==> job 1841: inputs <==
==> flow/design.v (excerpt) <==
module Classic_Pong_Top (
    input clk_i,
    input rst_i,
    input UART_RX_i,
    input sw1_i,
    input sw2_i,
    input sw3_i,
    input sw4_i,
    output VGA_Hsync_o,
    output VGA_Vsync_o,
    output VGA_Red_0_o,
    output VGA_Red_1_o,
    output VGA_Red_2_o,
    output VGA_Grn_0_o,
    output VGA_Grn_1_o,
    output VGA_Grn_2_o,
    output VGA_Blu_0_o,
    output VGA_Blu_1_o,
    output VGA_Blu_2_o
);
Settings: LEC_CHECK=0, CAP_MARGIN=15, CORE_MARGIN=2, CORE_UTILIZATION=72, CTS_CLUSTER_DIAMETER=363, CTS_CLUSTER_SIZE=25, HOLD_SLACK_MARGIN=0.29, PLACE_DENSITY_LB_ADDON=0.0, SETUP_SLACK_MARGIN=-0.8, SLEW_MARGIN=20, TNS_END_PERCENT=10; clock period 14.7 ns.
run.sh (not shown) runs the stock make flow with config.mk's settings and CLKGATE_MAP_FILE=.
==> job 748: changes against job 1841 <==
==> flow/config.mk (replaced) <==
export PLATFORM = sky130hd
export DESIGN_NAME = Classic_Pong_Top
export DESIGN_NICKNAME = Classic_Pong_Top
export VERILOG_FILES = /design/flow/design.v
export SDC_FILE = /design/flow/constraint.sdc
export NUM_CORES = 4
export LEC_CHECK = 0
export CAP_MARGIN = 20
export CORE_MARGIN = 2
export CORE_UTILIZATION = 66
export SLEW_MARGIN = 20
==> flow/constraint.sdc (replaced) <==
create_clock -name core_clock -period 10.9 [get_ports {clk_i}]
set_input_delay 2.1800 -clock core_clock [delete_from_list [all_inputs] [get_ports {clk_i}]]
set_output_delay 2.1800 -clock core_clock [all_outputs]
set_load 0.01 [all_outputs]
==> job 7515: changes against job 1841 <==
==> flow/config.mk (replaced) <==
export PLATFORM = sky130hd
export DESIGN_NAME = Classic_Pong_Top
export DESIGN_NICKNAME = Classic_Pong_Top
export VERILOG_FILES = /design/flow/design.v
export SDC_FILE = /design/flow/constraint.sdc
export NUM_CORES = 4
export LEC_CHECK = 0
export ABC_AREA = 1
export CAP_MARGIN = 20
export CORE_MARGIN = 2
export CORE_UTILIZATION = 72
export CTS_CLUSTER_SIZE = 72
export PLACE_DENSITY_LB_ADDON = 0.01
export SETUP_SLACK_MARGIN = -0.14
export SLEW_MARGIN = 20
==> flow/constraint.sdc (replaced) <==
create_clock -name core_clock -period 5.31 [get_ports {clk_i}]
set_input_delay 1.0620 -clock core_clock [delete_from_list [all_inputs] [get_ports {clk_i}]]
set_output_delay 1.0620 -clock core_clock [all_outputs]
set_load 0.01 [all_outputs]
==> job 8866: changes against job 1841 <==
==> flow/config.mk (replaced) <==
export PLATFORM = sky130hd
export DESIGN_NAME = Classic_Pong_Top
export DESIGN_NICKNAME = Classic_Pong_Top
export VERILOG_FILES = /design/flow/design.v
export SDC_FILE = /design/flow/constraint.sdc
export NUM_CORES = 4
export LEC_CHECK = 0
export CAP_MARGIN = 40
export CORE_MARGIN = 2
export CORE_UTILIZATION = 40
export CTS_CLUSTER_SIZE = 77
export SLEW_MARGIN = 20
==> flow/constraint.sdc (replaced) <==
create_clock -name core_clock -period 40.0 [get_ports {clk_i}]
set_input_delay 8.0000 -clock core_clock [delete_from_list [all_inputs] [get_ports {clk_i}]]
set_output_delay 8.0000 -clock core_clock [all_outputs]
set_load 0.01 [all_outputs]
==> results <==
Run status: job 7515 finished clean; job 1841 finished clean; job 8866 finished clean; job 748 finished clean
Area growth syn-to-layout: job 7515 7.53%; job 1841 4.73%; job 8866 11.4%; job 748 9.61%
Cell Pwr Density: job 7515 242 nW/um^2; job 1841 80.9 nW/um^2; job 8866 36.1 nW/um^2; job 748 134 nW/um^2
Largest voltage drop on the vdd net: job 7515 0.223 mV; job 1841 0.110 mV; job 8866 0.0293 mV; job 748 0.129 mV
Std-Cell Core Area: job 7515 24,300 um^2; job 1841 21,800 um^2; job 8866 39,600 um^2; job 748 24,100 um^2
Number of rows in the core area: job 7515 57; job 1841 54; job 8866 73; job 748 57
Final clock period utilization by the worst path: job 7515 56.3%; job 1841 32.6%; job 8866 24.1%; job 748 34.5%
Vias in the first global route: job 7515 15,768; job 1841 11,924; job 8866 12,101; job 748 12,005
Worst setup SP type: job 7515 flip-flop; job 1841 primary input; job 8866 primary input; job 748 flip-flop
1st-iter DRT viols: job 7515 1,248; job 1841 780; job 8866 578; job 748 770
Final GP Congestion: job 7515 0.919; job 1841 0.919; job 8866 0.804; job 748 0.860
Top area contributor share: job 7515 34.8%; job 1841 38.9%; job 8866 38.9%; job 748 38.9%
Required time of the critical path: job 7515 5.75 ns; job 1841 15.05 ns; job 8866 40.40 ns; job 748 8.72 ns
Reg2Reg Depth: job 7515 16; job 1841 13; job 8866 13; job 748 13
Slack of the critical path: job 7515 2.32 ns; job 1841 9.91 ns; job 8866 30.37 ns; job 748 7.14 ns
Combinational share of cell area: job 7515 52.3%; job 1841 55.4%; job 8866 52.0%; job 748 52.9%
Yosys cell count: job 7515 2,550; job 1841 1,856; job 8866 1,856; job 748 1,856
Full die area: job 7515 26,100 um^2; job 1841 23,500 um^2; job 8866 41,700 um^2; job 748 25,500 um^2
Final design area excluding fillers: job 7515 19,200 um^2; job 1841 16,800 um^2; job 8866 17,800 um^2; job 748 17,600 um^2
Post-synthesis compound-gate area fraction: job 7515 10.6%; job 1841 9.33%; job 8866 9.33%; job 748 9.33%
Proportion of power drawn by flip-flops and latches: job 7515 50.6%; job 1841 62.7%; job 8866 48.7%; job 748 48.8%
Non-Filler Instances: job 7515 2,897; job 1841 2,117; job 8866 2,408; job 748 2,205
Worst Clk Skew: job 7515 0.0104 ns; job 1841 0.0181 ns; job 8866 0.0178 ns; job 748 0.0141 ns


==> inputs of trial 92 <==
Classic_Pong_Top again, from the RTL that the note above started with.
clock: 5.31 ns
lec_check: 0
abc_area: 1
cap_margin: 20
core_margin: 2
core_utilization: 72
cts_cluster_diameter: 371
cts_cluster_size: 14
gpl_timing_driven: 0
hold_slack_margin: 0.29
place_density_lb_addon: 0.08
setup_slack_margin: 1.49
slew_margin: 20
==> build 37: changes against trial 92 <==
==> flow/config.mk (replaced) <==
export PLATFORM = sky130hd
export DESIGN_NAME = Classic_Pong_Top
export DESIGN_NICKNAME = Classic_Pong_Top
export VERILOG_FILES = /design/flow/design.v
export SDC_FILE = /design/flow/constraint.sdc
export NUM_CORES = 4
export LEC_CHECK = 0
export CAP_MARGIN = 20
export CORE_MARGIN = 2
export CORE_UTILIZATION = 66
export SLEW_MARGIN = 20
==> flow/constraint.sdc (replaced) <==
create_clock -name core_clock -period 10.7 [get_ports {clk_i}]
set_input_delay 2.1400 -clock core_clock [delete_from_list [all_inputs] [get_ports {clk_i}]]
set_output_delay 2.1400 -clock core_clock [all_outputs]
set_load 0.01 [all_outputs]
==> results_dict.tcl <==
# flow metrics
set metrics [dict create \
    fin_cells 2919 \
    status "finished clean" \
    seq_share_pct 32.51 \
    critPathMaxFanout 6 \
    met3_length_um 2113 \
    power_frac_clock_pct 41.3 \
    vias 16810 \
    common_cells "nand2_1 (492), inv_1 (335), nor2_1 (324)" \
    switchingPower_uw 925.7 \
    fp_util_pct 73.52 \
    cpPeakStageDelay_ps 520 \
    logic_gates 1831 \
    seq-power_uw 2350 \
    wirelength_um 42940 \
    buffers_excl_clock 70 \
    worstMarginPinSlew_ps 820.1 \
    ys_cells 2550 \
    critPathSlowestCell "dfxtp_1" \
    avgSynthCellArea_um2 7.012 \
    clk_share_pct 3.613 \
]
That was trial 92.
==> results_dict.tcl <==
# flow metrics
set metrics [dict create \
    seq-power_uw 1170 \
    hold_end "Pong_Top_Inst.state_r[0]" \
    logic_gates 1413 \
    drt_iter0_markers 740 \
    common_cells "nor2_1 (314), dfxtp_1 (311), xor2_1 (139)" \
    power_frac_clock_pct 49.3 \
    fp_util_pct 66.45 \
    avgSynthCellArea_um2 8.631 \
    seq_share_pct 35.46 \
    buffers_excl_clock 21 \
    clk_share_pct 6.599 \
    core-area_um2 24110 \
    critPathMaxFanout 9 \
    worstMarginPinSlew_ps 992.9 \
    status "finished clean" \
    fin_cells 2208 \
    switchingPower_uw 498.1 \
    wirelength_um 30870 \
    hold_class "flop to flop" \
    vias 12460 \
    drt-wirelength-per-cell_um 13.98 \
]
That was build 37.
Power is estimated from default activity; no workload was simulated.
